--- flow/run.sh ---
#!/bin/bash
# the make line also repeats each setting of config.mk as NAME=value (left out here)
make -C /OpenROAD-flow-scripts/flow DESIGN_CONFIG=/design/flow/config.mk WORK_HOME=/design/flow/orfs CLKGATE_MAP_FILE= finish
--- flow/config.mk ---
export PLATFORM = sky130hd
export DESIGN_NAME = conv_kernel
export DESIGN_NICKNAME = conv_kernel
export VERILOG_FILES = /design/flow/design.v
export SDC_FILE = /design/flow/constraint.sdc
export NUM_CORES = 4
export LEC_CHECK = 0
export ABC_AREA = 1
export CAP_MARGIN = 20
export CELL_PAD_IN_SITES_DETAIL_PLACEMENT = 0
export CORE_ASPECT_RATIO = 0.5
export CORE_MARGIN = 5
export CORE_UTILIZATION = 31
export CTS_CLUSTER_DIAMETER = 382
export CTS_CLUSTER_SIZE = 99
export GPL_ROUTABILITY_DRIVEN = 0
export GPL_TIMING_DRIVEN = 1
export SETUP_SLACK_MARGIN = -0.92
export SLEW_MARGIN = 40
export TNS_END_PERCENT = 40
--- flow/constraint.sdc ---
create_clock -name core_clock -period 9.21 [get_ports {clk}]
set_input_delay 1.8420 -clock core_clock [delete_from_list [all_inputs] [get_ports {clk}]]
set_output_delay 1.8420 -clock core_clock [all_outputs]
set_load 0.01 [all_outputs]
--- flow/design.v ---
module floating_mult (
  input         s_axis_a_tvalid,
  input  [31:0] s_axis_a_tdata,
  input         s_axis_b_tvalid,
  input  [31:0] s_axis_b_tdata,
  output        m_axis_result_tvalid,
  output [31:0] m_axis_result_tdata
);
wire [31:0] a = s_axis_a_tdata;
wire [31:0] b = s_axis_b_tdata;
wire        sa = a[31];
wire        sb = b[31];
wire [7:0]  ea = a[30:23];
wire [7:0]  eb = b[30:23];
wire [22:0] fa = a[22:0];
wire [22:0] fb = b[22:0];
wire a_zero = (ea == 8'd0);
wire b_zero = (eb == 8'd0);
wire a_inf  = (ea == 8'hFF) && (fa == 23'd0);
wire b_inf  = (eb == 8'hFF) && (fb == 23'd0);
wire a_nan  = (ea == 8'hFF) && (fa != 23'd0);
wire b_nan  = (eb == 8'hFF) && (fb != 23'd0);
wire        s = sa ^ sb;
wire [47:0] p = {1'b1, fa} * {1'b1, fb};
wire signed [10:0] e0 = $signed({3'b000, ea}) + $signed({3'b000, eb}) - 11'sd127;
reg  [22:0] m;
reg         g;
reg         st;
reg  signed [10:0] e1;
always @(*) begin
  if (p[47]) begin
    m  = p[46:24];
    g  = p[23];
    st = |p[22:0];
    e1 = e0 + 11'sd1;
  end else begin
    m  = p[45:23];
    g  = p[22];
    st = |p[21:0];
    e1 = e0;
  end
end
wire        rnd = g & (st | m[0]);
wire [23:0] mr  = {1'b0, m} + {23'd0, rnd};
wire signed [10:0] e2 = mr[23] ? e1 + 11'sd1 : e1;
wire [22:0] mf  = mr[22:0];
reg [31:0] r;
always @(*) begin
  if (a_nan || b_nan || (a_inf && b_zero) || (b_inf && a_zero))
    r = 32'h7FC00000;
  else if (a_inf || b_inf)
    r = {s, 8'hFF, 23'd0};
  else if (a_zero || b_zero)
    r = {s, 31'd0};
  else if (e2 >= 11'sd255)
    r = {s, 8'hFF, 23'd0};
  else if (e2 <= 11'sd0)
    r = {s, 31'd0};
  else
    r = {s, e2[7:0], mf};
end
assign m_axis_result_tdata  = r;
assign m_axis_result_tvalid = 1'b1;
endmodule
module floating_adder (
  input         s_axis_a_tvalid,
  input  [31:0] s_axis_a_tdata,
  input         s_axis_a_tlast,
  input         s_axis_b_tvalid,
  input  [31:0] s_axis_b_tdata,
  output        m_axis_result_tvalid,
  output [31:0] m_axis_result_tdata,
  output        m_axis_result_tlast
);
wire [31:0] a = s_axis_a_tdata;
wire [31:0] b = s_axis_b_tdata;
wire a_zero = (a[30:23] == 8'd0);
wire b_zero = (b[30:23] == 8'd0);
wire a_inf  = (a[30:23] == 8'hFF) && (a[22:0] == 23'd0);
wire b_inf  = (b[30:23] == 8'hFF) && (b[22:0] == 23'd0);
wire a_nan  = (a[30:23] == 8'hFF) && (a[22:0] != 23'd0);
wire b_nan  = (b[30:23] == 8'hFF) && (b[22:0] != 23'd0);
wire        swap = (b[30:0] > a[30:0]);
wire [31:0] x = swap ? b : a;
wire [31:0] y = swap ? a : b;
wire        sx = x[31];
wire        sy = y[31];
wire [7:0]  ex = x[30:23];
wire [7:0]  ey = y[30:23];
wire [7:0]  d  = ex - ey;
wire        sub = sx ^ sy;
wire [26:0] mx = {1'b1, x[22:0], 3'b000};
wire [26:0] my = {1'b1, y[22:0], 3'b000};
wire        far    = (d >= 8'd27);
wire [26:0] my_sh  = far ? 27'd0 : (my >> d[4:0]);
wire [26:0] lost   = far ? my : (my & ~(27'h7FFFFFF << d[4:0]));
wire        sticky = |lost;
wire [26:0] my_al = {my_sh[26:1], my_sh[0] | sticky};
wire [27:0] s0 = sub ? ({1'b0, mx} - {1'b0, my_al}) : ({1'b0, mx} + {1'b0, my_al});
reg  [4:0]  lz;
always @(*) begin
  casez (s0[26:0])
    27'b1??????????????????????????: lz = 5'd0;
    27'b01?????????????????????????: lz = 5'd1;
    27'b001????????????????????????: lz = 5'd2;
    27'b0001???????????????????????: lz = 5'd3;
    27'b00001??????????????????????: lz = 5'd4;
    27'b000001?????????????????????: lz = 5'd5;
    27'b0000001????????????????????: lz = 5'd6;
    27'b00000001???????????????????: lz = 5'd7;
    27'b000000001??????????????????: lz = 5'd8;
    27'b0000000001?????????????????: lz = 5'd9;
    27'b00000000001????????????????: lz = 5'd10;
    27'b000000000001???????????????: lz = 5'd11;
    27'b0000000000001??????????????: lz = 5'd12;
    27'b00000000000001?????????????: lz = 5'd13;
    27'b000000000000001????????????: lz = 5'd14;
    27'b0000000000000001???????????: lz = 5'd15;
    27'b00000000000000001??????????: lz = 5'd16;
    27'b000000000000000001?????????: lz = 5'd17;
    27'b0000000000000000001????????: lz = 5'd18;
    27'b00000000000000000001???????: lz = 5'd19;
    27'b000000000000000000001??????: lz = 5'd20;
    27'b0000000000000000000001?????: lz = 5'd21;
    27'b00000000000000000000001????: lz = 5'd22;
    27'b000000000000000000000001???: lz = 5'd23;
    27'b0000000000000000000000001??: lz = 5'd24;
    27'b00000000000000000000000001?: lz = 5'd25;
    27'b000000000000000000000000001: lz = 5'd26;
    default:                          lz = 5'd27;
  endcase
end
wire [26:0] n  = s0[27] ? {s0[27:2], s0[1] | s0[0]} : (s0[26:0] << lz);
wire signed [9:0] en = s0[27] ? $signed({2'b00, ex}) + 10'sd1
                              : $signed({2'b00, ex}) - $signed({5'd0, lz});
wire        g   = n[2];
wire        st  = n[1] | n[0];
wire [22:0] m   = n[25:3];
wire        rnd = g & (st | m[0]);
wire [23:0] mr  = {1'b0, m} + {23'd0, rnd};
wire signed [9:0] e2 = mr[23] ? en + 10'sd1 : en;
reg [31:0] r;
always @(*) begin
  if (a_nan || b_nan || (a_inf && b_inf && (a[31] != b[31])))
    r = 32'h7FC00000;
  else if (a_inf)
    r = a;
  else if (b_inf)
    r = b;
  else if (a_zero && b_zero)
    r = {a[31] & b[31], 31'd0};
  else if (b_zero)
    r = a;
  else if (a_zero)
    r = b;
  else if (s0 == 28'd0)
    r = 32'd0;
  else if (e2 >= 10'sd255)
    r = {sx, 8'hFF, 23'd0};
  else if (e2 <= 10'sd0)
    r = {sx, 31'd0};
  else
    r = {sx, e2[7:0], mr[22:0]};
end
assign m_axis_result_tdata  = r;
assign m_axis_result_tvalid = 1'b1;
assign m_axis_result_tlast  = 1'b0;
endmodule
module conv_kernel(
	clk,
	rst_n,
	clear,
	i_pixel,
	i_weight,
	o_pixel
);
parameter	WIDTH	=	32;
input					clk;
input					rst_n;
input					clear;
input	[WIDTH-1:0]		i_pixel;
input	[WIDTH-1:0]		i_weight;
output	[WIDTH-1:0]		o_pixel;
reg		[WIDTH-1:0]		o_pixel;
reg		[WIDTH-1:0]		mult_a;
reg		[WIDTH-1:0]		mult_b;
wire	[WIDTH-1:0]		product;
reg		[WIDTH-1:0]		add_a;
reg		[WIDTH-1:0]		add_b;
wire	[WIDTH-1:0]		sum;
always @(posedge clk, negedge rst_n)	begin
	if(!rst_n) begin
		mult_a		<=	32'b0;
		mult_b		<=	32'b0;
	end
	else begin
		mult_a		<=	i_pixel;
		mult_b		<=	i_weight;
	end
end
always @(posedge clk, negedge rst_n)	begin
	if(!rst_n) begin
		add_a		<=	32'b0;
		add_b		<=	32'b0;
	end
	else if (clear) begin
		add_a		<=	32'b0;
		add_b		<=	32'b0;
	end			
	else begin
		add_a		<=	product;
		add_b		<=	sum;
	end
end
always @(posedge clk, negedge rst_n)	begin
	if(!rst_n) begin
		o_pixel		<=	32'b0;
	end
	else if (clear) begin
		o_pixel		<=	32'b0;
	end
	else begin
		o_pixel		<=	sum;
	end
end
floating_adder U_floating_adder (
  .s_axis_a_tvalid(),             
  .s_axis_a_tdata(add_a),               
  .s_axis_a_tlast(),               
  .s_axis_b_tvalid(),             
  .s_axis_b_tdata(add_b),               
  .m_axis_result_tvalid(),   
  .m_axis_result_tdata(sum),     
  .m_axis_result_tlast()     
);
floating_mult U_floating_mult (
  .s_axis_a_tvalid(),             
  .s_axis_a_tdata(mult_a),               
  .s_axis_b_tvalid(),             
  .s_axis_b_tdata(mult_b),               
  .m_axis_result_tvalid(),   
  .m_axis_result_tdata(product)     
);
endmodule
==> impl_metrics.env, run 1 <==
# source this file to load flow results
export IMPL_drt_pass1_iterations=9
export IMPL_ys_flops=128
export IMPL_die_w_um=494
export IMPL_fin_ws_ns=-0.739
export IMPL_yosys_warnings=3
export IMPL_min_to="add_b[31]$_DFFE_PN0P_"
export IMPL_rr_startpoint="add_a[3]$_DFF_PN0_"
export IMPL_die_h_um=252
export IMPL_grt_pass1_vias=36030
export IMPL_ant_nets=0
export IMPL_cts_tree="built"
export IMPL_clk_pin_slew_worst_paths_ns=0.07
export IMPL_mux_share=0.000276
export IMPL_hold_path_startpoint="add_b[31]$_DFFE_PN0P_"
export IMPL_core_um2=116000
export IMPL_rsz0062_at_grt="yes"
export IMPL_root_buffer="clkbuf_16"
export IMPL_pre_cts_slack_ns=-1.17
export IMPL_synth_top_cell_by_area="fa_1"
export IMPL_dieArea_um2=124000
export IMPL_numCtsBuffers=17
export IMPL_flop_cell="dfrtp_1"
export IMPL_grt_pass1_wl_mm=197
export IMPL_synthTopCellsByArea="fa_1 (27%), nand2_1 (16%), inv_1 (12%)"
export IMPL_place_inst=7808
export IMPL_crit_buf_inv=16
export IMPL_so_faults="setup timing"
export IMPL_rows=88
export IMPL_grt_max_degree=67
export IMPL_grt_overflow=0
export IMPL_ys_area_um2=36200
export IMPL_cp_num_cells=78
export IMPL_max_stage_delay_ns=0.42
export IMPL_critical_path_slowest_cell="dfrtp_1"
export IMPL_port_buffers=98
export IMPL_crit_family="simple AND/OR/NAND/NOR gates"
export IMPL_setup_tns_ns=-38.56
export IMPL_drt_iter0_drc=3603
export IMPL_holdWs_ns=0.603
export IMPL_r2r_end="add_b[16]$_DFFE_PN0P_"
export IMPL_synth_most_common_cell="nand2_1"
export IMPL_yosysTopAreaCellShare=0.268
export IMPL_maxCapViolations=0
export IMPL_nNetsFinal=7104
export IMPL_fin_cells=7870
export IMPL_finalHoldViolCount=0
export IMPL_place_hpwl_mm=108
export IMPL_yosysUniqueCellTypes=73
export IMPL_cp_max_fo=29
export IMPL_warning_count=53
export IMPL_clock_fmax_mhz=101
export IMPL_grt_antenna_before_repair=3
export IMPL_synth_area_per_cell_um2=6.81
export IMPL_pin_count=99
export IMPL_track_usage=0.199
export IMPL_crit_top_cell="nand2_1"
export IMPL_cts_sinks=128
export IMPL_syn_cell_area_um2=36200
export IMPL_via_per_inst=4.71
export IMPL_ys_sh_xor=0.0265
export IMPL_area_growth_pct=32.3
export IMPL_r2r_cells=78
export IMPL_wl_mm=127
export IMPL_insertion_delay_ns=0.50
export IMPL_clock_skew_ns=0.0207
export IMPL_synthArstFlopShare=1.00
export IMPL_status="finished with violations"
export IMPL_ys_cells=5319
export IMPL_cp_arrival_ns=10.33
export IMPL_ctsLongestPathBuffers=2
export IMPL_common_cells="nand2_1 (1538), inv_1 (1145), fa_1 (485)"
export IMPL_maxSlewHeadroom=0.374
export IMPL_logic_family="adder cells"
export IMPL_ctsHoldBuffers=0
export IMPL_final_max_slew_viol_count=0
export IMPL_whs_path_depth=1
export IMPL_crit_type="reg2reg"
export IMPL_floorplanUtilization=0.313
export IMPL_setup_viol=62
export IMPL_yosys_stat_seqShare=0.0884
export IMPL_worst_ep_required_time_ns=9.60
export IMPL_synth_edff_count=0
export IMPL_min_period_over_period=1.08
export IMPL_worst_slew_pin_slew_ns=0.929
export IMPL_end_kind="register"
export IMPL_crit_end="add_b[16]$_DFFE_PN0P_"
export IMPL_vias=37105
export IMPL_fp_nets=6144
export IMPL_hp_class="reg2reg"
export IMPL_simple_gate_area_frac=0.298
export IMPL_critPathLaunchType="register"
export IMPL_period_minus_slack_ns=9.95
export IMPL_aoi_share=0.0751
export IMPL_synth_cells=5319
export IMPL_crit_path_start="add_a[3]$_DFF_PN0_"
export IMPL_fillers=11919
export IMPL_cts_htree_levels=4
export IMPL_drt_drc_violations_left=0
export IMPL_post_drt_wl_per_cell_um=16.1
export IMPL_synthAdderAreaFrac=0.362
export IMPL_rrSetupSlack_ns=-0.74
==> through the flow <==
step | cell area, µm² | util
final | 48000 | 0.414
after global routing | 48000 | 0.414
after CTS | 46900 | 0.405
after detailed placement | 46200 | 0.399
after global placement | 46200 | 0.399
after floorplan | 36200 | -
==> cell type report <==
cell class              instances  area (µm²)  share of cell area
multi-input cells            3826       28500               0.595
repair buffers               1140        9230               0.193
inverters                    1166        4390              0.0915
flip-flops and latches        128        3210              0.0669
well taps                    1575        1970              0.0411
clock buffers                  21         460             0.00960
clock inverters                11         176             0.00368
diodes                          3        7.51            0.000157
==> metal layers <==
layer / up-vias / wire length, µm / global-route usage
met3: 211 / 8870 / 0.0275
li1: 18116 / - / -
met5: - / 21 / 0
met2: 1342 / 56900 / 0.322
met1: 17432 / 56900 / 0.278
met4: 4 / 3920 / 0.0599
==> what timing repair did <==
item / CTS / global route
pin swaps: 3 / 62
resized: 18 / 217
setup buffers: 0 / 35
cloned: 0 / 4
setup endpoints to repair: 56 / 62
==> run 2: changes to the inputs <==
- CELL_PAD_IN_SITES_DETAIL_PLACEMENT: 0 -> unset
- CORE_ASPECT_RATIO: 0.5 -> unset
- CORE_MARGIN: 5 -> 2
- CORE_UTILIZATION: 31 -> 57
- CTS_CLUSTER_DIAMETER: 382 -> unset
- CTS_CLUSTER_SIZE: 99 -> unset
- GPL_ROUTABILITY_DRIVEN: 0 -> unset
- GPL_TIMING_DRIVEN: 1 -> unset
- PLACE_DENSITY: unset -> 0.6
- SETUP_SLACK_MARGIN: -0.92 -> 2.49
- SLEW_MARGIN: 40 -> 20
- TNS_END_PERCENT: 40 -> unset
- clock period: 9.21 -> 8.61 ns (I/O delays scaled with it)
==> impl_metrics.env, run 2 <==
# source this file to load flow results
export IMPL_vias=40439
export IMPL_drt_iter0_drc=3621
export IMPL_critPathLaunchType="register"
export IMPL_crit_family="adder cells"
export IMPL_end_kind="register"
export IMPL_drt_drc_violations_left=0
export IMPL_root_buffer="clkbuf_16"
export IMPL_critical_path_slowest_cell="fa_1"
export IMPL_aoi_share=0.0751
export IMPL_status="finished with violations"
export IMPL_common_cells="nand2_1 (1538), inv_1 (1145), fa_1 (485)"
export IMPL_r2r_cells=59
export IMPL_synthAdderAreaFrac=0.362
export IMPL_area_growth_pct=37.7
export IMPL_mux_share=0.000276
export IMPL_ys_sh_xor=0.0265
export IMPL_synth_top_cell_by_area="fa_1"
export IMPL_yosysUniqueCellTypes=73
export IMPL_track_usage=0.410
export IMPL_clock_skew_ns=0.0159
export IMPL_rsz0062_at_grt="yes"
export IMPL_synthTopCellsByArea="fa_1 (27%), nand2_1 (16%), inv_1 (12%)"
export IMPL_pin_count=99
export IMPL_synth_cells=5319
export IMPL_ctsLongestPathBuffers=2
export IMPL_synth_area_per_cell_um2=6.81
export IMPL_warning_count=56
export IMPL_cp_num_cells=59
export IMPL_grt_antenna_before_repair=0
export IMPL_dieArea_um2=65600
export IMPL_synth_most_common_cell="nand2_1"
export IMPL_nNetsFinal=7247
export IMPL_so_faults="setup timing"
export IMPL_floorplanUtilization=0.576
export IMPL_ant_nets=0
export IMPL_fp_nets=6144
export IMPL_synth_edff_count=0
export IMPL_final_max_slew_viol_count=0
export IMPL_finalHoldViolCount=0
export IMPL_grt_pass1_wl_mm=211
export IMPL_crit_path_start="mult_b[0]$_DFF_PN0_"
export IMPL_hold_path_startpoint="mult_a[31]$_DFF_PN0_"
export IMPL_ys_area_um2=36200
export IMPL_place_hpwl_mm=107
export IMPL_die_h_um=256
export IMPL_period_minus_slack_ns=10.34
export IMPL_min_period_over_period=1.20
export IMPL_drt_pass1_iterations=7
export IMPL_max_stage_delay_ns=0.61
export IMPL_logic_family="adder cells"
export IMPL_grt_pass1_vias=40595
export IMPL_holdWs_ns=0.574
export IMPL_worst_ep_required_time_ns=8.98
export IMPL_insertion_delay_ns=0.49
export IMPL_rows=92
export IMPL_grt_max_degree=69
export IMPL_yosys_warnings=3
export IMPL_final_cell_area_um2=49900
export IMPL_maxSlewHeadroom=0.307
export IMPL_post_drt_wl_per_cell_um=19.1
export IMPL_simple_gate_area_frac=0.298
export IMPL_syn_cell_area_um2=36200
export IMPL_clock_fmax_mhz=96.7
export IMPL_grt_overflow=0
export IMPL_multiInputGateArea_um2=29900
export IMPL_cts_sinks=128
export IMPL_via_per_inst=5.55
export IMPL_rrSetupSlack_ns=-1.73
export IMPL_rr_startpoint="mult_b[0]$_DFF_PN0_"
export IMPL_ys_cells=5319
export IMPL_utilization=0.793
export IMPL_hp_class="reg2reg"
export IMPL_cp_max_fo=7
export IMPL_crit_type="reg2reg"
export IMPL_fin_cells=7282
export IMPL_setup_viol=62
export IMPL_crit_end="add_a[16]$_DFF_PN0_"
export IMPL_die_w_um=256
export IMPL_synthArstFlopShare=1.00
export IMPL_place_inst=7048
export IMPL_yosys_stat_seqShare=0.0884
export IMPL_crit_top_cell="nand2_2"
export IMPL_clk_pin_slew_worst_paths_ns=0.07
export IMPL_post_dp_cell_area_um2=45300
export IMPL_fin_ws_ns=-1.73
export IMPL_maxCapViolations=0
export IMPL_core_um2=63000
export IMPL_worst_slew_pin_slew_ns=1.04
export IMPL_port_buffers=98
export IMPL_fillers=4494
export IMPL_gp_congestion=1.04
export IMPL_cp_arrival_ns=10.72
export IMPL_seq_area_um2=3230
export IMPL_flop_cell="dfrtp_1"
export IMPL_cts_tree="built"
export IMPL_r2r_end="add_a[16]$_DFF_PN0_"
export IMPL_min_to="add_a[31]$_DFF_PN0_"
export IMPL_numCtsBuffers=17
export IMPL_crit_buf_inv=14
export IMPL_cts_htree_levels=4
export IMPL_ys_flops=128
export IMPL_yosysTopAreaCellShare=0.268
export IMPL_whs_path_depth=2
export IMPL_wl_mm=139
-- run 2: timing repair --
| item | in CTS | in global routing |
|---|---|---|
| setup buffers | 125 | 66 |
| gates resized | 337 | 246 |
| cloned | 8 | 1 |
| setup endpoints to repair | 63 | 63 |
| hold buffers | 0 | 0 |
| endpoints found under the hold margin | 0 | 0 |
| pin swaps | 173 | 209 |
-- run 2: area by class of cell --
type                            instances  share of cell area
Inverter                             1166              0.0883
Multi-Input combinational cell       3823               0.598
Tap cell                              846              0.0212
Antenna cell                            1           0.0000501
Clock inverter                         15             0.00384
Timing Repair Buffer                 1286               0.215
Clock buffer                           17             0.00852
Sequential cell                       128              0.0648
-- run 2: per-stage QoR --
step	setup slack, ns	TNS (ns)
after floorplan	-0.892	-47.15
after global placement	-1.69	-90.61
after detailed placement	-1.76	-97.39
after CTS	-1.19	-63.59
after global routing	-2.22	-128.47
final	-1.73	-94.36
-- run 2: per-layer routing --
metal,global-route usage,wire (µm),up-vias
met1,0.474,49900,19164
met2,0.710,67300,2198
met3,0.0577,11100,652
met4,0.267,10800,0
met5,0,0,-
li1,-,-,18425
==> run 3: changes to the inputs <==
- ABC_AREA: 1 -> unset
- CORE_MARGIN: 2 -> 9
- CORE_UTILIZATION: 57 -> 47
- CTS_CLUSTER_SIZE: unset -> 51
- MIN_ROUTING_LAYER: unset -> met1
- PLACE_DENSITY: 0.6 -> 0.65
- SETUP_SLACK_MARGIN: 2.49 -> unset
- clock period: 8.61 -> 9.07 ns (I/O delays scaled with it)
==> impl_metrics.env, run 3 <==
# source this file to load flow results
export IMPL_synth_most_common_cell="inv_1"
export IMPL_setup_viol=54
export IMPL_hold_path_startpoint="mult_b[31]$_DFF_PN0_"
export IMPL_drt_pass1_iterations=6
export IMPL_floorplanUtilization=0.476
export IMPL_ctsLongestPathBuffers=2
export IMPL_clock_fmax_mhz=91.7
export IMPL_yosys_warnings=3
export IMPL_root_buffer="clkbuf_16"
export IMPL_synth_area_per_cell_um2=7.96
export IMPL_yosys_stat_seqShare=0.0885
export IMPL_crit_path_start="add_a[17]$_DFF_PN0_"
export IMPL_warning_count=54
export IMPL_worst_slew_pin_slew_ns=1.09
export IMPL_common_cells="inv_1 (651), nand2_1 (604), fa_1 (485)"
export IMPL_worst_ep_required_time_ns=9.40
export IMPL_grt_pass1_vias=39226
export IMPL_rows=101
export IMPL_r2r_end="add_b[27]$_DFFE_PN0P_"
export IMPL_clock_skew_ns=0.0283
export IMPL_grt_overflow=0
export IMPL_nNetsFinal=6513
export IMPL_crit_buf_inv=16
export IMPL_post_drt_wl_per_cell_um=21.3
export IMPL_cp_arrival_ns=11.23
export IMPL_min_period_over_period=1.20
export IMPL_fillers=6416
export IMPL_drt_drc_violations_left=0
export IMPL_min_to="add_a[31]$_DFF_PN0_"
export IMPL_so_faults="setup timing"
export IMPL_grt_max_degree=70
export IMPL_max_stage_delay_ns=0.53
export IMPL_grt_antenna_before_repair=1
export IMPL_synth_cells=4543
export IMPL_wl_mm=143
export IMPL_crit_end="add_b[27]$_DFFE_PN0P_"
export IMPL_status="finished with violations"
export IMPL_synthAdderAreaFrac=0.363
export IMPL_crit_top_cell="buf_4"
export IMPL_ys_sh_xor=0.0373
export IMPL_cts_tree="built"
export IMPL_clk_pin_slew_worst_paths_ns=0.06
export IMPL_ant_nets=0
export IMPL_cts_htree_levels=4
export IMPL_aoi_share=0.173
export IMPL_grt_pass1_wl_mm=221
export IMPL_hp_class="reg2reg"
export IMPL_period_minus_slack_ns=10.90
export IMPL_fin_ws_ns=-1.83
export IMPL_logic_family="adder cells"
export IMPL_area_growth_pct=41.2
export IMPL_maxSlewHeadroom=0.270
export IMPL_port_buffers=98
export IMPL_fp_nets=5368
export IMPL_ys_flops=128
export IMPL_place_hpwl_mm=117
export IMPL_synthTopCellsByArea="fa_1 (27%), ha_1 (9.4%), dfrtp_1 (8.9%)"
export IMPL_utilization=0.671
export IMPL_crit_type="reg2reg"
export IMPL_via_per_inst=5.66
export IMPL_die_h_um=295
export IMPL_track_usage=0.324
export IMPL_syn_cell_area_um2=36200
export IMPL_simple_gate_area_frac=0.211
export IMPL_ctsHoldBuffers=0
export IMPL_gp_congestion=1.00
export IMPL_flop_cell="dfrtp_1"
export IMPL_insertion_delay_ns=0.49
export IMPL_rrSetupSlack_ns=-1.83
export IMPL_synth_top_cell_by_area="fa_1"
export IMPL_maxCapViolations=0
export IMPL_critical_path_slowest_cell="mux2i_2"
export IMPL_ys_area_um2=36200
export IMPL_synth_edff_count=0
export IMPL_finalHoldViolCount=0
export IMPL_final_max_slew_viol_count=0
export IMPL_dieArea_um2=87300
export IMPL_cts_sinks=128
export IMPL_numCtsBuffers=17
export IMPL_yosysTopAreaCellShare=0.268
export IMPL_critPathLaunchType="register"
export IMPL_core_um2=76100
export IMPL_rr_startpoint="add_a[17]$_DFF_PN0_"
export IMPL_cp_num_cells=53
export IMPL_end_kind="register"
export IMPL_cp_max_fo=11
export IMPL_mux_share=0.0306
export IMPL_pin_count=99
export IMPL_synthArstFlopShare=1.00
export IMPL_ys_cells=4543
export IMPL_vias=38061
export IMPL_r2r_cells=53
export IMPL_whs_path_depth=2
export IMPL_crit_family="AND-OR/OR-AND gates"
export IMPL_yosysUniqueCellTypes=117
export IMPL_n_antenna_cell=0
export IMPL_rsz0062_at_grt="yes"
export IMPL_die_w_um=295
export IMPL_drt_iter0_drc=2814
## run 3: what timing repair did
item	4_1_cts	5_1_grt
gates cloned	6	5
setup endpoints to repair	63	63
pin swaps	107	183
resized	283	273
setup buffers	81	86
## run 3: area by class of cell
type | instances | area [µm²] | area share
tap | 1030 | 1290 | 0.0252
sequential | 128 | 3230 | 0.0633
clock buffer | 19 | 433 | 0.00848
timing repair buffer | 1367 | 11600 | 0.226
multi-input combinational | 3517 | 32000 | 0.626
clock inverter | 12 | 110 | 0.00216
inverter | 657 | 2500 | 0.0489
## run 3: through the flow
step	cell area (µm²)	setup slack [ns]	setup TNS, ns	hold WS, ns	instances
floorplan	36800	-2.37	-68.68	0.502	4543
global placement	46600	-2.19	-88.37	0.629	6531
detailed placement	46600	-2.43	-97.99	0.620	6531
CTS	49200	-1.64	-60.51	0.627	6646
global route	51100	-2.26	-88.02	0.655	6730
finish	51100	-1.83	-64.97	0.614	6730
## run 3: routing by layer
metal  track usage  share of wire
met2         0.552           0.48
met3        0.0547          0.068
met4         0.142          0.047
met1         0.400           0.40
met5             0       0.000091
==> run 4: changes to the inputs <==
- CAP_MARGIN: 20 -> 40
- CORE_MARGIN: 9 -> 2
- CORE_UTILIZATION: 47 -> 72
- CTS_CLUSTER_SIZE: 51 -> 39
- HOLD_SLACK_MARGIN: unset -> 0.3
- MIN_ROUTING_LAYER: met1 -> unset
- PLACE_DENSITY: 0.65 -> unset
- PLACE_DENSITY_LB_ADDON: unset -> 0.01
- SETUP_SLACK_MARGIN: unset -> 0.75
- TNS_END_PERCENT: unset -> 40
- clock period: 9.07 -> 7.94 ns (I/O delays scaled with it)
==> impl_metrics.env, run 4 <==
# source this file to load flow results
export IMPL_status="stopped before the end"
export IMPL_lastStage="global routing"
export IMPL_error_message="[ERROR GRT-0116] Global routing finished with congestion. Check the congestion regions in the DRC Viewer."
export IMPL_yosysTopAreaCellShare=0.268
export IMPL_synth_cells=4543
export IMPL_synth_area_per_cell_um2=7.96
export IMPL_rows=82
export IMPL_ys_flops=128
export IMPL_cts_htree_levels=4
export IMPL_simple_gate_area_frac=0.211
export IMPL_ys_area_um2=36200
export IMPL_yosysUniqueCellTypes=117
export IMPL_syn_cell_area_um2=36200
export IMPL_flop_cell="dfrtp_1"
export IMPL_die_w_um=228
export IMPL_synth_edff_count=0
export IMPL_place_inst=6138
export IMPL_synthAdderAreaFrac=0.363
export IMPL_track_usage=0.967
export IMPL_yosys_warnings=3
export IMPL_port_buffers=98
export IMPL_grt_overflow=2381
export IMPL_logic_family="adder cells"
export IMPL_aoi_share=0.173
export IMPL_synthTopCellsByArea="fa_1 (27%), ha_1 (9.4%), dfrtp_1 (8.9%)"
export IMPL_synth_most_common_cell="inv_1"
export IMPL_common_cells="inv_1 (651), nand2_1 (604), fa_1 (485)"
export IMPL_synthArstFlopShare=1.00
export IMPL_numCtsBuffers=17
export IMPL_ys_sh_xor=0.0373
export IMPL_floorplanUtilization=0.726
export IMPL_cts_sinks=128
export IMPL_pin_count=99
export IMPL_gp_congestion=1.26
export IMPL_post_dp_cell_area_um2=45700
export IMPL_mux_share=0.0306
export IMPL_die_h_um=228
export IMPL_ys_cells=4543
export IMPL_fp_nets=5368
export IMPL_core_um2=49900
export IMPL_ctsLongestPathBuffers=2
export IMPL_dieArea_um2=52100
export IMPL_synth_top_cell_by_area="fa_1"
export IMPL_place_hpwl_mm=121
export IMPL_root_buffer="clkbuf_16"
export IMPL_ctsHoldBuffers=0
export IMPL_yosys_stat_seqShare=0.0885
[run 4: repair_timing]
item / in CTS
gates cloned: 2
gates resized: 219
pin swaps: 100
setup endpoints to repair: 63
buffers inserted: 62
[run 4: metrics by stage]
stage	hold slack, ns	worst slack (ns)
after floorplan	0.502	-3.50
after global placement	0.561	-2.86
after detailed placement	0.568	-3.32
after CTS	0.582	-2.74
[run 4: routing by layer]
layer	global-route usage	overflow
met1	0.907	59
met2	1.13	1608
met3	0.849	63
met4	1.03	640
met5	0.632	11
==> run 5: changes to the inputs <==
- CAP_MARGIN: 40 -> 20
- CTS_CLUSTER_DIAMETER: unset -> 379
- HOLD_SLACK_MARGIN: 0.3 -> unset
- SETUP_SLACK_MARGIN: 0.75 -> -0.71
- TNS_END_PERCENT: 40 -> unset
- clock period: 7.94 -> 7.01 ns (I/O delays scaled with it)
==> impl_metrics.env, run 5 <==
# source this file to load flow results
export IMPL_synthAdderAreaFrac=0.363
export IMPL_error_message="[ERROR GRT-0116] Global routing finished with congestion. Check the congestion regions in the DRC Viewer."
export IMPL_mux_share=0.0306
export IMPL_rows=82
export IMPL_synth_area_per_cell_um2=7.96
export IMPL_ctsLongestPathBuffers=2
export IMPL_synth_edff_count=0
export IMPL_pin_count=99
export IMPL_cts_htree_levels=4
export IMPL_yosysUniqueCellTypes=117
export IMPL_dieArea_um2=52100
export IMPL_yosys_stat_seqShare=0.0885
export IMPL_root_buffer="clkbuf_16"
export IMPL_ys_sh_xor=0.0373
export IMPL_synth_cells=4543
export IMPL_flop_cell="dfrtp_1"
export IMPL_die_w_um=228
export IMPL_ctsHoldBuffers=0
export IMPL_die_h_um=228
export IMPL_cts_sinks=128
export IMPL_fp_nets=5368
export IMPL_track_usage=0.925
export IMPL_logic_family="adder cells"
export IMPL_synth_most_common_cell="inv_1"
export IMPL_port_buffers=98
export IMPL_place_hpwl_mm=120
export IMPL_aoi_share=0.173
export IMPL_numCtsBuffers=17
export IMPL_yosys_warnings=3
export IMPL_synthArstFlopShare=1.00
export IMPL_synthTopCellsByArea="fa_1 (27%), ha_1 (9.4%), dfrtp_1 (8.9%)"
export IMPL_yosysTopAreaCellShare=0.268
export IMPL_simple_gate_area_frac=0.211
export IMPL_core_um2=49900
export IMPL_gp_congestion=1.24
export IMPL_syn_cell_area_um2=36200
export IMPL_ys_flops=128
export IMPL_common_cells="inv_1 (651), nand2_1 (604), fa_1 (485)"
export IMPL_grt_overflow=1617
export IMPL_floorplanUtilization=0.726
export IMPL_lastStage="global routing"
export IMPL_ys_cells=4543
export IMPL_synth_top_cell_by_area="fa_1"
export IMPL_status="stopped before the end"
export IMPL_post_dp_cell_area_um2=45600
export IMPL_ys_area_um2=36200
run 5: routing by layer:
| layer | GRT overflow | track usage |
|---|---|---|
| met5 | 6 | 0.543 |
| met4 | 448 | 0.972 |
| met3 | 72 | 0.814 |
| met2 | 993 | 1.06 |
| met1 | 98 | 0.894 |
run 5: repair_timing:
| item | 4_1_cts |
|---|---|
| gates resized | 111 |
| pin swaps | 39 |
| buffers inserted | 23 |
| setup endpoints to repair | 63 |
| gates cloned | 2 |
run 5: through the flow:
stage / std cells / hold WS [ns] / worst slack (ns) / utilization
after floorplan: 4543 / 0.502 / -4.43 / -
after CTS: 6161 / 0.537 / -3.88 / 0.940
after detailed placement: 6105 / 0.517 / -4.31 / 0.915
after global placement: 6105 / 0.507 / -3.82 / 0.915
==> run 6: changes to the inputs <==
- CORE_UTILIZATION: 72 -> 71
- CTS_CLUSTER_DIAMETER: 379 -> 369
- CTS_CLUSTER_SIZE: 39 -> 99
- PLACE_DENSITY: unset -> 0.35
- PLACE_DENSITY_LB_ADDON: 0.01 -> unset
- SETUP_SLACK_MARGIN: -0.71 -> 3.97
- TNS_END_PERCENT: unset -> 10
- clock period: 7.01 -> 13.3 ns (I/O delays scaled with it)
==> impl_metrics.env, run 6 <==
# source this file to load flow results
export IMPL_status="stopped before the end"
export IMPL_lastStage="global routing"
export IMPL_error_message="[ERROR GRT-0116] Global routing finished with congestion. Check the congestion regions in the DRC Viewer."
export IMPL_place_hpwl_mm=107
export IMPL_flop_cell="dfrtp_1"
export IMPL_port_buffers=98
export IMPL_pin_count=99
export IMPL_ys_cells=4543
export IMPL_synth_edff_count=0
export IMPL_synthAdderAreaFrac=0.363
export IMPL_simple_gate_area_frac=0.211
export IMPL_aoi_share=0.173
export IMPL_synth_most_common_cell="inv_1"
export IMPL_ys_flops=128
export IMPL_mux_share=0.0306
export IMPL_common_cells="inv_1 (651), nand2_1 (604), fa_1 (485)"
export IMPL_yosys_stat_seqShare=0.0885
export IMPL_ys_area_um2=36200
export IMPL_floorplanUtilization=0.720
export IMPL_grt_overflow=1513
export IMPL_synthArstFlopShare=1.00
export IMPL_rows=82
export IMPL_root_buffer="clkbuf_16"
export IMPL_syn_cell_area_um2=36200
export IMPL_synth_top_cell_by_area="fa_1"
export IMPL_synthTopCellsByArea="fa_1 (27%), ha_1 (9.4%), dfrtp_1 (8.9%)"
export IMPL_yosysUniqueCellTypes=117
export IMPL_cts_sinks=128
export IMPL_core_um2=50300
export IMPL_synth_cells=4543
export IMPL_ctsLongestPathBuffers=2
export IMPL_cts_htree_levels=4
export IMPL_synth_area_per_cell_um2=7.96
export IMPL_place_inst=5206
export IMPL_yosys_warnings=3
export IMPL_yosysTopAreaCellShare=0.268
export IMPL_ctsHoldBuffers=0
export IMPL_logic_family="adder cells"
export IMPL_die_h_um=230
export IMPL_fp_nets=5368
export IMPL_die_w_um=230
export IMPL_ys_sh_xor=0.0373
export IMPL_numCtsBuffers=17
export IMPL_track_usage=0.902
export IMPL_post_dp_cell_area_um2=38300
export IMPL_gp_congestion=1.11
export IMPL_dieArea_um2=52800
==> run 6: timing repair <==
action                                  CTS
pin swaps                               158
endpoints found under the setup margin   63
gates cloned                             18
buffers inserted                        237
gates resized                           471
==> run 6: per-stage QoR <==
stage / worst slack, ns / utilization
CTS: 2.62 / 0.857
detailed placement: 0.729 / 0.762
global placement: 0.934 / 0.762
floorplan: 1.86 / -
==> run 6: routing by layer <==
layer  overflow  track usage
met2        853         1.04
met1         66        0.860
met3         64        0.773
met4        521        0.988
met5          9        0.551
==> run 7: changes to the inputs <==
- CTS_CLUSTER_DIAMETER: 369 -> unset
- CTS_CLUSTER_SIZE: 99 -> 39
- PLACE_DENSITY: 0.35 -> unset
- SETUP_SLACK_MARGIN: 3.97 -> unset
- TNS_END_PERCENT: 10 -> unset
- clock period: 13.3 -> 8.09 ns (I/O delays scaled with it)
==> impl_metrics.env, run 7 <==
# source this file to load flow results
export IMPL_yosysUniqueCellTypes=117
export IMPL_track_usage=0.945
export IMPL_aoi_share=0.173
export IMPL_yosys_stat_seqShare=0.0885
export IMPL_root_buffer="clkbuf_16"
export IMPL_logic_family="adder cells"
export IMPL_mux_share=0.0306
export IMPL_cts_htree_levels=4
export IMPL_error_message="[ERROR GRT-0116] Global routing finished with congestion. Check the congestion regions in the DRC Viewer."
export IMPL_ys_cells=4543
export IMPL_ys_area_um2=36200
export IMPL_gp_congestion=1.26
export IMPL_port_buffers=98
export IMPL_pin_count=99
export IMPL_synth_area_per_cell_um2=7.96
export IMPL_rows=82
export IMPL_synth_edff_count=0
export IMPL_place_hpwl_mm=117
export IMPL_common_cells="inv_1 (651), nand2_1 (604), fa_1 (485)"
export IMPL_synth_cells=4543
export IMPL_synthAdderAreaFrac=0.363
export IMPL_ys_sh_xor=0.0373
export IMPL_die_w_um=230
export IMPL_syn_cell_area_um2=36200
export IMPL_synth_top_cell_by_area="fa_1"
export IMPL_synthArstFlopShare=1.00
export IMPL_core_um2=50300
export IMPL_grt_overflow=2122
export IMPL_yosys_warnings=3
export IMPL_flop_cell="dfrtp_1"
export IMPL_synth_most_common_cell="inv_1"
export IMPL_dieArea_um2=52800
export IMPL_die_h_um=230
export IMPL_simple_gate_area_frac=0.211
export IMPL_lastStage="global routing"
export IMPL_numCtsBuffers=17
export IMPL_cts_sinks=128
export IMPL_fp_nets=5368
export IMPL_floorplanUtilization=0.720
export IMPL_yosysTopAreaCellShare=0.268
export IMPL_ys_flops=128
export IMPL_synthTopCellsByArea="fa_1 (27%), ha_1 (9.4%), dfrtp_1 (8.9%)"
export IMPL_ctsLongestPathBuffers=2
export IMPL_status="stopped before the end"
run 7: metrics by stage:
step                hold WS [ns]  setup WS (ns)  cell area (µm²)  cells
floorplan                  0.502          -3.35            37100   4543
detailed placement         0.548          -3.25            45500   6094
global placement           0.546          -2.72            45500   6094
CTS                        0.568          -2.56            48300   6237
run 7: routing by layer:
metal,GRT overflow,GRT usage
met1,72,0.887
met2,1367,1.11
met3,58,0.816
met4,612,1.02
met5,13,0.620
run 7: repair_timing:
item	4_1_cts
buffers inserted	108
cloned	4
pin swaps	114
setup endpoints to repair	63
hold buffers	0
gates resized	274
==> run 8: changes to the inputs <==
- CORE_UTILIZATION: 71 -> 72
- CTS_CLUSTER_SIZE: 39 -> 100
- TNS_END_PERCENT: unset -> 10
- clock period: 8.09 -> 13.3 ns (I/O delays scaled with it)
==> impl_metrics.env, run 8 <==
# source this file to load flow results
export IMPL_fp_nets=5368
export IMPL_yosysUniqueCellTypes=117
export IMPL_gp_congestion=1.11
export IMPL_dieArea_um2=52100
export IMPL_synth_most_common_cell="inv_1"
export IMPL_cts_setup_buffers=0
export IMPL_ctsHoldBuffers=0
export IMPL_core_um2=49900
export IMPL_die_w_um=228
export IMPL_simple_gate_area_frac=0.211
export IMPL_ys_cells=4543
export IMPL_synth_top_cell_by_area="fa_1"
export IMPL_synthArstFlopShare=1.00
export IMPL_place_hpwl_mm=103
export IMPL_cts_htree_levels=4
export IMPL_floorplanUtilization=0.726
export IMPL_cts_sinks=128
export IMPL_synth_cells=4543
export IMPL_flop_cell="dfrtp_1"
export IMPL_synthTopCellsByArea="fa_1 (27%), ha_1 (9.4%), dfrtp_1 (8.9%)"
export IMPL_numCtsBuffers=17
export IMPL_mux_share=0.0306
export IMPL_ys_flops=128
export IMPL_pin_count=99
export IMPL_die_h_um=228
export IMPL_yosys_stat_seqShare=0.0885
export IMPL_lastStage="global routing"
export IMPL_rows=82
export IMPL_status="stopped before the end"
export IMPL_syn_cell_area_um2=36200
export IMPL_ys_sh_xor=0.0373
export IMPL_root_buffer="clkbuf_16"
export IMPL_yosysTopAreaCellShare=0.268
export IMPL_ys_area_um2=36200
export IMPL_synth_edff_count=0
export IMPL_synth_area_per_cell_um2=7.96
export IMPL_cts_resized=0
export IMPL_ctsLongestPathBuffers=2
export IMPL_port_buffers=98
export IMPL_place_inst=5212
export IMPL_aoi_share=0.173
export IMPL_yosys_warnings=3
export IMPL_logic_family="adder cells"
export IMPL_common_cells="inv_1 (651), nand2_1 (604), fa_1 (485)"
export IMPL_synthAdderAreaFrac=0.363
## run 8: per-stage QoR
stage | utilization | area [µm²] | setup slack [ns] | hold WS, ns
floorplan | - | 36200 | 0.470 | 0.502
global placement | 0.764 | 38100 | 0.505 | 0.507
CTS | 0.776 | 38700 | 0.231 | 0.541
detailed placement | 0.764 | 38100 | 0.309 | 0.530
==> run 9: changes to the inputs <==
- ABC_AREA: unset -> 1
- CELL_PAD_IN_SITES_DETAIL_PLACEMENT: unset -> 0
- CORE_MARGIN: 2 -> 5
- CORE_UTILIZATION: 72 -> 26
- CTS_CLUSTER_DIAMETER: unset -> 153
- CTS_CLUSTER_SIZE: 100 -> 99
- GPL_ROUTABILITY_DRIVEN: unset -> 0
- GPL_TIMING_DRIVEN: unset -> 0
- PLACE_DENSITY: unset -> 0.82
- SLEW_MARGIN: 20 -> 0
- TNS_END_PERCENT: 10 -> 40
- clock period: 13.3 -> 9.21 ns (I/O delays scaled with it)
==> impl_metrics.env, run 9 <==
# source this file to load flow results
export IMPL_status="finished with violations"
export IMPL_so_faults="setup timing"
export IMPL_common_cells="nand2_1 (1538), inv_1 (1145), fa_1 (485)"
export IMPL_crit_buf_inv=13
export IMPL_grt_antenna_before_repair=7
export IMPL_flop_cell="dfrtp_1"
export IMPL_rrSetupSlack_ns=-1.23
export IMPL_synth_most_common_cell="nand2_1"
export IMPL_r2r_end="add_a[7]$_DFF_PN0_"
export IMPL_multiInputGateArea_um2=29400
export IMPL_grt_max_degree=66
export IMPL_grt_pass1_vias=38084
export IMPL_crit_family="simple AND/OR/NAND/NOR gates"
export IMPL_crit_path_start="mult_b[1]$_DFF_PN0_"
export IMPL_warning_count=54
export IMPL_ys_cells=5319
export IMPL_pre_cts_slack_ns=-2.27
export IMPL_simple_gate_area_frac=0.298
export IMPL_fillers=13890
export IMPL_min_period_over_period=1.13
export IMPL_fin_ws_ns=-1.23
export IMPL_cp_arrival_ns=10.75
export IMPL_synth_cells=5319
export IMPL_maxCapViolations=0
export IMPL_min_to="add_b[13]$_DFFE_PN0P_"
export IMPL_ctsHoldBuffers=0
export IMPL_ys_flops=128
export IMPL_synth_edff_count=0
export IMPL_floorplanUtilization=0.261
export IMPL_aoi_share=0.0751
export IMPL_finalHoldViolCount=0
export IMPL_grt_pass1_wl_mm=202
export IMPL_synthAdderAreaFrac=0.362
export IMPL_ant_nets=0
export IMPL_insertion_delay_ns=0.48
export IMPL_crit_type="reg2reg"
export IMPL_maxSlewHeadroom=0.344
export IMPL_drt_drc_violations_left=0
export IMPL_clock_skew_ns=0.0167
export IMPL_end_kind="register"
export IMPL_rr_startpoint="mult_b[1]$_DFF_PN0_"
export IMPL_rsz0062_at_grt="yes"
export IMPL_crit_end="add_a[7]$_DFF_PN0_"
export IMPL_core_um2=139000
export IMPL_period_minus_slack_ns=10.44
export IMPL_syn_cell_area_um2=36200
export IMPL_die_h_um=383
export IMPL_port_buffers=98
export IMPL_worst_slew_pin_slew_ns=0.975
export IMPL_final_max_slew_viol_count=0
export IMPL_cts_sinks=128
export IMPL_drt_pass1_iterations=14
export IMPL_ctsLongestPathBuffers=2
export IMPL_hold_path_startpoint="add_b[13]$_DFFE_PN0P_"
export IMPL_logic_family="adder cells"
export IMPL_area_growth_pct=23.7
export IMPL_grt_overflow=0
export IMPL_fp_nets=6144
export IMPL_r2r_cells=68
export IMPL_critical_path_slowest_cell="fa_1"
export IMPL_synthArstFlopShare=1.00
export IMPL_place_hpwl_mm=102
export IMPL_mux_share=0.000276
export IMPL_cp_max_fo=10
export IMPL_via_per_inst=5.16
export IMPL_nNetsFinal=6515
export IMPL_die_w_um=383
export IMPL_track_usage=0.171
export IMPL_synth_top_cell_by_area="fa_1"
export IMPL_rows=137
export IMPL_ys_sh_xor=0.0265
export IMPL_yosys_stat_seqShare=0.0884
export IMPL_numCtsBuffers=17
export IMPL_yosys_warnings=3
export IMPL_seq_area_um2=3310
export IMPL_setup_viol=62
export IMPL_post_drt_wl_per_cell_um=17.7
export IMPL_cts_tree="built"
export IMPL_hp_class="reg2reg"
export IMPL_worst_ep_required_time_ns=9.53
export IMPL_ys_area_um2=36200
export IMPL_cp_num_cells=68
export IMPL_holdWs_ns=0.546
export IMPL_critPathLaunchType="register"
export IMPL_whs_path_depth=2
export IMPL_pin_count=99
export IMPL_root_buffer="clkbuf_16"
export IMPL_yosysUniqueCellTypes=73
export IMPL_setup_tns_ns=-71.64
export IMPL_yosysTopAreaCellShare=0.268
export IMPL_dieArea_um2=147000
export IMPL_synth_area_per_cell_um2=6.81
export IMPL_cts_htree_levels=4
export IMPL_drt_iter0_drc=5929
export IMPL_vias=39118
export IMPL_clk_pin_slew_worst_paths_ns=0.07
export IMPL_wl_mm=134
export IMPL_synthTopCellsByArea="fa_1 (27%), nand2_1 (16%), inv_1 (12%)"
export IMPL_clock_fmax_mhz=95.8
export IMPL_crit_top_cell="nand2_2"
export IMPL_max_stage_delay_ns=0.59
==> run 9: per-layer routing <==
layer | GRT usage | vias up | routed length (µm)
li1 | - | 16979 | -
met1 | 0.207 | 18109 | 46700
met2 | 0.268 | 3152 | 57700
met3 | 0.0561 | 870 | 20200
met4 | 0.0943 | 8 | 9380
met5 | 0 | - | 64
==> run 9: area by class of cell <==
type	instances	area share
antenna	4	0.000223
buffer	197	0.0378
clock buffer	18	0.00980
clock inverter	14	0.00421
inverter	1166	0.0982
multi-input combinational	3823	0.656
sequential	128	0.0738
tap	1876	0.0524
timing repair buffer	357	0.0680
==> run 9: through the flow <==
step	utilization	std cells	area, µm²
floorplan	-	5319	36800
global placement	0.288	7293	40100
detailed placement	0.289	7296	40100
CTS	0.311	7470	43200
global route	0.322	7579	44800
finish	0.322	7583	44800
==> run 9: what timing repair did <==
action                                  CTS  global route
pin swaps                               124           185
resized                                 415           288
cloned                                    5             2
endpoints found under the setup margin   62            62
setup buffers                           140           109
==> run 10: changes to the inputs <==
- ABC_AREA: 1 -> unset
- CELL_PAD_IN_SITES_DETAIL_PLACEMENT: 0 -> unset
- CORE_MARGIN: 5 -> 2
- CORE_UTILIZATION: 26 -> 64
- CTS_CLUSTER_DIAMETER: 153 -> 369
- CTS_CLUSTER_SIZE: 99 -> unset
- GPL_ROUTABILITY_DRIVEN: 0 -> unset
- GPL_TIMING_DRIVEN: 0 -> unset
- PLACE_DENSITY: 0.82 -> 0.35
- SLEW_MARGIN: 0 -> 20
- TNS_END_PERCENT: 40 -> unset
- clock period: 9.21 -> 10.4 ns (I/O delays scaled with it)
==> impl_metrics.env, run 10 <==
# source this file to load flow results
export IMPL_synth_cells=4543
export IMPL_pre_cts_slack_ns=-0.896
export IMPL_synth_area_per_cell_um2=7.96
export IMPL_port_buffers=98
export IMPL_pin_count=99
export IMPL_track_usage=0.768
export IMPL_cts_sinks=128
export IMPL_die_h_um=242
export IMPL_lastStage="global routing"
export IMPL_synthTopCellsByArea="fa_1 (27%), ha_1 (9.4%), dfrtp_1 (8.9%)"
export IMPL_status="stopped before the end"
export IMPL_syn_cell_area_um2=36200
export IMPL_yosysTopAreaCellShare=0.268
export IMPL_synth_most_common_cell="inv_1"
export IMPL_cts_htree_levels=4
export IMPL_yosys_warnings=3
export IMPL_synth_top_cell_by_area="fa_1"
export IMPL_dieArea_um2=58500
export IMPL_simple_gate_area_frac=0.211
export IMPL_floorplanUtilization=0.644
export IMPL_ys_flops=128
export IMPL_grt_overflow=13
export IMPL_rows=87
export IMPL_common_cells="inv_1 (651), nand2_1 (604), fa_1 (485)"
export IMPL_error_message="[ERROR GRT-0232] Routing congestion too high. Check the congestion heatmap in the GUI."
export IMPL_ctsLongestPathBuffers=2
export IMPL_numCtsBuffers=17
export IMPL_ctsHoldBuffers=0
export IMPL_core_um2=56200
export IMPL_ys_cells=4543
export IMPL_synthAdderAreaFrac=0.363
export IMPL_ys_sh_xor=0.0373
export IMPL_die_w_um=242
export IMPL_mux_share=0.0306
export IMPL_fp_nets=5368
export IMPL_gp_congestion=1.04
export IMPL_logic_family="adder cells"
export IMPL_root_buffer="clkbuf_16"
export IMPL_aoi_share=0.173
export IMPL_synth_edff_count=0
export IMPL_ys_area_um2=36200
export IMPL_flop_cell="dfrtp_1"
export IMPL_yosys_stat_seqShare=0.0885
export IMPL_yosysUniqueCellTypes=117
export IMPL_synthArstFlopShare=1.00
export IMPL_place_hpwl_mm=116
==> run 10: through the flow <==
stage | area [µm²] | cells | util | hold WS [ns]
CTS | 45200 | 6002 | 0.804 | 0.569
global placement | 43000 | 5886 | 0.765 | 0.551
detailed placement | 43000 | 5886 | 0.765 | 0.558
floorplan | 36500 | 4543 | - | 0.502
==> run 10: metal layers <==
layer  overflow  GRT usage
met3          1      0.664
met4          2      0.734
met1          2      0.753
met5          0      0.464
met2          8      0.913
==> run 10: what timing repair did <==
item                       4_1_cts
pin swaps                       84
setup endpoints to repair       57
buffers inserted                84
resized                        192
hold endpoints to repair         0
cloned                           2
==> run 11: changes to the inputs <==
- ABC_AREA: unset -> 0
- CELL_PAD_IN_SITES_DETAIL_PLACEMENT: unset -> 2
- CELL_PAD_IN_SITES_GLOBAL_PLACEMENT: unset -> 2
- CORE_ASPECT_RATIO: unset -> 0.76
- CORE_MARGIN: 2 -> 5
- CORE_UTILIZATION: 64 -> 40
- CTS_CLUSTER_DIAMETER: 369 -> unset
- CTS_CLUSTER_SIZE: unset -> 66
- GPL_ROUTABILITY_DRIVEN: unset -> 0
- HOLD_SLACK_MARGIN: unset -> 0.3
- PLACE_DENSITY: 0.35 -> 0.57
- SLEW_MARGIN: 20 -> 10
- TNS_END_PERCENT: unset -> 5
- clock period: 10.4 -> 17.0 ns (I/O delays scaled with it)
==> impl_metrics.env, run 11 <==
# source this file to load flow results
export IMPL_grt_max_degree=82
export IMPL_ys_sh_xor=0.0373
export IMPL_yosysUniqueCellTypes=117
export IMPL_warning_count=53
export IMPL_nNetsFinal=5337
export IMPL_insertion_delay_ns=0.53
export IMPL_synth_most_common_cell="inv_1"
export IMPL_simple_gate_area_frac=0.211
export IMPL_crit_top_cell="a21oi_1"
export IMPL_cts_sinks=128
export IMPL_end_kind="register"
export IMPL_crit_end="add_b[0]$_DFFE_PN0P_"
export IMPL_synthAdderAreaFrac=0.363
export IMPL_ctsLongestPathBuffers=2
export IMPL_place_hpwl_mm=120
export IMPL_seq_area_um2=3200
export IMPL_maxCapViolations=0
export IMPL_wl_mm=150
export IMPL_crit_type="reg2reg"
export IMPL_rr_startpoint="add_a[25]$_DFF_PN0_"
export IMPL_setup_viol=0
export IMPL_yosysTopAreaCellShare=0.268
export IMPL_ys_flops=128
export IMPL_crit_family="AND-OR/OR-AND gates"
export IMPL_aoi_share=0.173
export IMPL_maxSlewHeadroom=0.0966
export IMPL_core_um2=90000
export IMPL_grt_overflow=0
export IMPL_common_cells="inv_1 (651), nand2_1 (604), fa_1 (485)"
export IMPL_status="no timing/DRC/antenna violations"
export IMPL_fp_nets=5368
export IMPL_fillers=10289
export IMPL_rows=96
export IMPL_rrSetupSlack_ns=1.14
export IMPL_mux_share=0.0306
export IMPL_syn_cell_area_um2=36200
export IMPL_vias=34213
export IMPL_cp_arrival_ns=16.26
export IMPL_synth_top_cell_by_area="fa_1"
export IMPL_ys_cells=4543
export IMPL_r2r_end="add_b[0]$_DFFE_PN0P_"
export IMPL_n_antenna_cell=0
export IMPL_cp_num_cells=46
export IMPL_whs_path_depth=2
export IMPL_flop_cell="dfrtp_1"
export IMPL_rsz0062_at_grt="no"
export IMPL_numCtsBuffers=17
export IMPL_period_minus_slack_ns=15.86
export IMPL_max_stage_delay_ns=0.87
export IMPL_worst_ep_required_time_ns=17.40
export IMPL_r2r_cells=46
export IMPL_port_buffers=98
export IMPL_clock_fmax_mhz=63.1
export IMPL_track_usage=0.313
export IMPL_clk_pin_slew_worst_paths_ns=0.07
export IMPL_crit_buf_inv=5
export IMPL_place_inst=5666
export IMPL_cts_tree="built"
export IMPL_worst_slew_pin_slew_ns=1.34
export IMPL_hold_path_startpoint="mult_a[31]$_DFF_PN0_"
export IMPL_hp_class="reg2reg"
export IMPL_logic_family="adder cells"
export IMPL_clock_skew_ns=0.0264
export IMPL_grt_antenna_before_repair=2
export IMPL_synthArstFlopShare=1.00
export IMPL_yosys_warnings=3
export IMPL_root_buffer="clkbuf_16"
export IMPL_setup_tns_ns=0
export IMPL_cts_resized=0
export IMPL_finalHoldViolCount=0
export IMPL_synth_cells=4543
export IMPL_via_per_inst=6.00
export IMPL_critical_path_slowest_cell="nor3_1"
export IMPL_ys_area_um2=36200
export IMPL_crit_path_start="add_a[25]$_DFF_PN0_"
export IMPL_die_w_um=355
export IMPL_drt_drc_violations_left=0
export IMPL_min_period_over_period=0.933
export IMPL_synth_edff_count=0
export IMPL_cts_setup_buffers=0
export IMPL_post_drt_wl_per_cell_um=26.4
export IMPL_dieArea_um2=96600
export IMPL_synth_area_per_cell_um2=7.96
export IMPL_floorplanUtilization=0.402
export IMPL_critPathLaunchType="register"
export IMPL_cp_max_fo=25
export IMPL_grt_pass1_wl_mm=233
export IMPL_fin_cells=5701
export IMPL_area_growth_pct=7.63
export IMPL_multiInputGateArea_um2=29500
export IMPL_yosys_stat_seqShare=0.0885
export IMPL_ant_nets=0
export IMPL_cts_htree_levels=4
export IMPL_drt_pass1_iterations=6
export IMPL_drt_iter0_drc=2614
export IMPL_pin_count=99
export IMPL_min_to="add_a[31]$_DFF_PN0_"
export IMPL_synthTopCellsByArea="fa_1 (27%), ha_1 (9.4%), dfrtp_1 (8.9%)"
export IMPL_final_max_slew_viol_count=0
export IMPL_die_h_um=272
export IMPL_grt_pass1_vias=37425
export IMPL_ctsHoldBuffers=0
-- run 11: area by class of cell --
type / instances / area share
Sequential cell: 128 / 0.0822
Clock buffer: 19 / 0.0116
Clock inverter: 13 / 0.00318
Inverter: 657 / 0.0635
Timing Repair Buffer: 191 / 0.0432
Multi-Input combinational cell: 3517 / 0.758
Tap cell: 1176 / 0.0378
-- run 11: through the flow --
step | hold WS [ns] | utilization | setup slack (ns) | area (µm²)
after global placement | 0.544 | 0.426 | 2.14 | 38300
final | 0.552 | 0.433 | 1.14 | 38900
after floorplan | 0.502 | - | 4.17 | 36200
after CTS | 0.557 | 0.433 | 1.49 | 38900
after detailed placement | 0.542 | 0.426 | 1.56 | 38300
after global routing | 0.597 | 0.433 | 0.0405 | 38900
-- run 11: metal layers --
layer	wire length (µm)	part of all wire	global-route usage
met1	70900	0.47	0.451
met2	67200	0.45	0.498
met3	9900	0.066	0.0578
met4	2300	0.015	0.0550
met5	0	0	0
==> run 12: changes to the inputs <==
- ABC_AREA: 0 -> unset
- CAP_MARGIN: 20 -> 0
- CELL_PAD_IN_SITES_DETAIL_PLACEMENT: 2 -> 0
- CELL_PAD_IN_SITES_GLOBAL_PLACEMENT: 2 -> unset
- CORE_ASPECT_RATIO: 0.76 -> unset
- CORE_MARGIN: 5 -> 2
- CORE_UTILIZATION: 40 -> 66
- CTS_CLUSTER_DIAMETER: unset -> 96
- CTS_CLUSTER_SIZE: 66 -> unset
- GPL_ROUTABILITY_DRIVEN: 0 -> 1
- HOLD_SLACK_MARGIN: 0.3 -> unset
- MAX_ROUTING_LAYER: unset -> met4
- PLACE_DENSITY: 0.57 -> unset
- SLEW_MARGIN: 10 -> 40
- TNS_END_PERCENT: 5 -> unset
- clock period: 17.0 -> 10.6 ns (I/O delays scaled with it)
==> impl_metrics.env, run 12 <==
# source this file to load flow results
export IMPL_post_dp_cell_area_um2=42600
export IMPL_die_h_um=238
export IMPL_place_hpwl_mm=114
export IMPL_simple_gate_area_frac=0.211
export IMPL_yosysUniqueCellTypes=117
export IMPL_error_message="[ERROR GRT-0232] Routing congestion too high. Check the congestion heatmap in the GUI."
export IMPL_status="stopped before the end"
export IMPL_yosys_warnings=3
export IMPL_yosysTopAreaCellShare=0.268
export IMPL_synth_most_common_cell="inv_1"
export IMPL_synth_area_per_cell_um2=7.96
export IMPL_cts_htree_levels=4
export IMPL_track_usage=0.739
export IMPL_synth_top_cell_by_area="fa_1"
export IMPL_ys_flops=128
export IMPL_synth_cells=4543
export IMPL_core_um2=54000
export IMPL_ys_area_um2=36200
export IMPL_port_buffers=98
export IMPL_common_cells="inv_1 (651), nand2_1 (604), fa_1 (485)"
export IMPL_ys_sh_xor=0.0373
export IMPL_grt_overflow=170
export IMPL_synthTopCellsByArea="fa_1 (27%), ha_1 (9.4%), dfrtp_1 (8.9%)"
export IMPL_fp_nets=5368
export IMPL_synthAdderAreaFrac=0.363
export IMPL_pin_count=99
export IMPL_syn_cell_area_um2=36200
export IMPL_die_w_um=238
export IMPL_synth_edff_count=0
export IMPL_gp_congestion=1.17
export IMPL_floorplanUtilization=0.670
export IMPL_ctsLongestPathBuffers=2
export IMPL_yosys_stat_seqShare=0.0885
export IMPL_lastStage="global routing"
export IMPL_aoi_share=0.173
export IMPL_numCtsBuffers=17
export IMPL_synthArstFlopShare=1.00
export IMPL_logic_family="adder cells"
export IMPL_dieArea_um2=56700
export IMPL_ys_cells=4543
export IMPL_place_inst=5781
export IMPL_ctsHoldBuffers=0
export IMPL_mux_share=0.0306
export IMPL_root_buffer="clkbuf_16"
export IMPL_cts_sinks=128
export IMPL_flop_cell="dfrtp_1"
export IMPL_rows=85
## run 12: timing repair
action	CTS
setup buffers	41
gates resized	120
pin swaps	60
gates cloned	2
endpoints found under the setup margin	53
## run 12: metrics by stage
step                      setup WS (ns)   util  hold WS (ns)
after floorplan                  -0.840      -         0.502
after global placement           -0.386  0.789         0.570
after detailed placement         -0.715  0.789         0.557
after CTS                       -0.0413  0.816         0.574
## run 12: metal layers
metal	GRT usage	GRT overflow
met5	-	-
met3	0.527	6
met2	0.921	85
met4	0.717	72
met1	0.732	7
